## LED_flow
module LED_flow(
  input      i_clk,                     
  input      i_rst_n,                   
  input      pause,                     
  output reg [6:0] keyboard_val,        
  output reg [7:0] keyboard             
 );
Size: ~4500 cells after synthesis, about 48 flip-flops, ~18 I/O pins, ~25000 um^2 of cells after synthesis.
clock: 25.0 ns
lec_check: 0
abc_area: 1
cap_margin: 20
cell_pad_in_sites_global_placement: 2
core_aspect_ratio: 1.96
core_margin: 2
core_utilization: 33
cts_cluster_diameter: 252
cts_cluster_size: 98
gpl_routability_driven: 0
place_density_lb_addon: 0.1
slew_margin: 20
tns_end_percent: 10
run.sh (not shown) runs the stock make flow with config.mk's settings and CLKGATE_MAP_FILE=.
The baseline completed, yet does not pass: setup timing.
Rerun with:
==> flow/config.mk (replaced) <==
export PLATFORM = sky130hd
export DESIGN_NAME = LED_flow
export DESIGN_NICKNAME = LED_flow
export VERILOG_FILES = /design/flow/design.v
export SDC_FILE = /design/flow/constraint.sdc
export NUM_CORES = 4
export LEC_CHECK = 0
export CAP_MARGIN = 20
export CORE_MARGIN = 2
export CORE_UTILIZATION = 64
export SLEW_MARGIN = 20
==> flow/constraint.sdc (replaced) <==
create_clock -name core_clock -period 13.5 [get_ports {i_clk}]
set_input_delay 2.7000 -clock core_clock [delete_from_list [all_inputs] [get_ports {i_clk}]]
set_output_delay 2.7000 -clock core_clock [all_outputs]
set_load 0.01 [all_outputs]
=> This time the run failed in 4_1_cts on DPL-0033; synthesized cell count drops by 15%; die size falls by 48%; synthesized area fell by 0.62%.
Rerun with:
--- a/flow/config.mk
+++ b/flow/config.mk
@@ -7,0 +8 @@
+export ABC_AREA = 1
@@ -10 +11,3 @@
-export CORE_UTILIZATION = 64
+export CORE_UTILIZATION = 72
+export CTS_CLUSTER_SIZE = 96
+export PLACE_DENSITY = 0.6
==> flow/constraint.sdc (replaced) <==
create_clock -name core_clock -period 32.8 [get_ports {i_clk}]
set_input_delay 6.5600 -clock core_clock [delete_from_list [all_inputs] [get_ports {i_clk}]]
set_output_delay 6.5600 -clock core_clock [all_outputs]
set_load 0.01 [all_outputs]
=> The changed run ran to the end with violations: setup timing. Area after synthesis increases by about 0.6%. Synthesized cell count increases by about 18%. Die size decreases by 10%.
Rerun with:
--- a/flow/config.mk
+++ b/flow/config.mk
@@ -8 +7,0 @@
-export ABC_AREA = 1
@@ -12,2 +11,2 @@
-export CTS_CLUSTER_SIZE = 96
-export PLACE_DENSITY = 0.6
+export PLACE_DENSITY_LB_ADDON = 0.19
+export SETUP_SLACK_MARGIN = 3.95
==> flow/constraint.sdc (replaced) <==
create_clock -name core_clock -period 25.5 [get_ports {i_clk}]
set_input_delay 5.1000 -clock core_clock [delete_from_list [all_inputs] [get_ports {i_clk}]]
set_output_delay 5.1000 -clock core_clock [all_outputs]
set_load 0.01 [all_outputs]
Result: With this change the flow ran to the end with no violations. Design area went up slightly. Wire length went up by a quarter to a third. Worst setup slack is better by 4.0 ns. Non-clock buffer count went up by 8. Clock skew went up by 0.0063 ns. Area after synthesis went down slightly. Critical path depth went down by 183. Global-route usage went up by 13 points. Via count went up by about a fifth.
Rerun with:
--- a/flow/config.mk
+++ b/flow/config.mk
@@ -10,3 +10,2 @@
-export CORE_UTILIZATION = 72
-export PLACE_DENSITY_LB_ADDON = 0.19
-export SETUP_SLACK_MARGIN = 3.95
+export CORE_UTILIZATION = 40
+export PLACE_DENSITY = 0.6
==> flow/constraint.sdc (replaced) <==
create_clock -name core_clock -period 25.0 [get_ports {i_clk}]
set_input_delay 5.0000 -clock core_clock [delete_from_list [all_inputs] [get_ports {i_clk}]]
set_output_delay 5.0000 -clock core_clock [all_outputs]
set_load 0.01 [all_outputs]
Outcome: Synthesized cell count is unchanged; fmax is lower by about 3.3%; final area is lower by 11%; synthesized area stays the same; clock skew is lower by 0.0032 ns; first-iteration DRC count is lower by 56%; sequential share of layout area is higher by 0.36 points; non-clock buffer count is lower by 171.


Setup of JK:
LED_flow again, from the RTL that the note above started with.
export LEC_CHECK = 0
export CAP_MARGIN = 15
export CELL_PAD_IN_SITES_DETAIL_PLACEMENT = 1
export CELL_PAD_IN_SITES_GLOBAL_PLACEMENT = 3
export CORE_ASPECT_RATIO = 1.61
export CORE_MARGIN = 2
export CORE_UTILIZATION = 40
export GPL_TIMING_DRIVEN = 1
export MIN_ROUTING_LAYER = met2
export PLACE_DENSITY = 0.6
export SLEW_MARGIN = 20
export TNS_END_PERCENT = 5
create_clock -name core_clock -period 37.4 [get_ports {i_clk}]
JK | status: complete | timing, DRC, antenna: pass
#### Input delta (MS over JK)
Settings: removing GPL_TIMING_DRIVEN (formerly 1); changing CAP_MARGIN from 15 to 20; removing CORE_ASPECT_RATIO (formerly 1.61); removing CELL_PAD_IN_SITES_DETAIL_PLACEMENT (formerly 1); removing MIN_ROUTING_LAYER (formerly met2); changing CORE_UTILIZATION from 40 to 65; removing CELL_PAD_IN_SITES_GLOBAL_PLACEMENT (formerly 3); changing the clock period (ns, I/O delays scaled along) from 37.4 to 19.7.
==> comparison <==
From the logs: MS reached the end of the flow and failed the layout checks with setup timing.
~same synthesized area in MS and JK
Area fraction in full adders, half adders and majority gates across MS and JK: no real change.
From JK to MS the numbers moved as follows: least setup slack across all paths after layout down 9.23 ns, count of clock-buffer cells in the layout flat, sequential share of layout area down 0.66 points.
MS does better than JK on first-pass GRT wire length.
## Diff of input files: AL against MS
Settings: CORE_UTILIZATION changed from 65 to 28; TNS_END_PERCENT removed (was 5); the clock period (ns, I/O delays scaled along) changed from 19.7 to 24.3.
Results
AL went all the way through synthesis, placement and routing and the layout is clean on timing, DRC and antenna. Summary — flip-flop and latch share of the layout cell area, AL relative to MS: higher, by 0.55 points. Utilization delta for AL relative to MS: 54 points lower. Taking AL over MS, the total of fill cells in the finished design ratio works out to 4.1. In the flow results for AL and MS, the via-per-instance ratio is larger on MS. Going from MS to AL, total length of routed met2 wires shrank by more than 10%. As far as number of max-slew violations in the final report goes, MS and AL are indistinguishable; the numbers are identical. Diff MS -> AL: maximum cell stage delay along the critical path shows no meaningful change, overall routed net length has decreased, highest clock frequency the design can meet now smaller.
Here is what was changed in the inputs of TR compared with AL.
Settings: changing CORE_UTILIZATION from 28 to 40.
==> results <==
For TR, the worst setup path endpoint was keyboard_val[4]$_SDFFE_PP1P_, unlike AL, where it was keyboard_val[6]$_SDFFE_PP1P_. When TR is set beside AL, its post-placement cell count turns out to be 6.6% smaller. Total die size: TR < AL. Taking AL as the reference, in TR setup slack up 0.017 ns; worst reg-to-reg path cell count up 4; wire length of the first global-routing pass down 2300 um.
diff inputs: TR => PW
Settings: swapping 40 for 69 in CORE_UTILIZATION; putting ABC_AREA at 1 where nothing was set; swapping 24.3 for 36.1 in the clock period (ns, I/O delays scaled along).
## What came out
- Setup WNS TR -> PW: better
- Count of final max-slew check failures came out exactly the same in PW and TR.
- PW ended up with a lower number of vias per cell than TR did.
- The maximum clock frequency of PW is lower than that of TR.
- On sequential share of layout area, PW and TR are neck and neck.
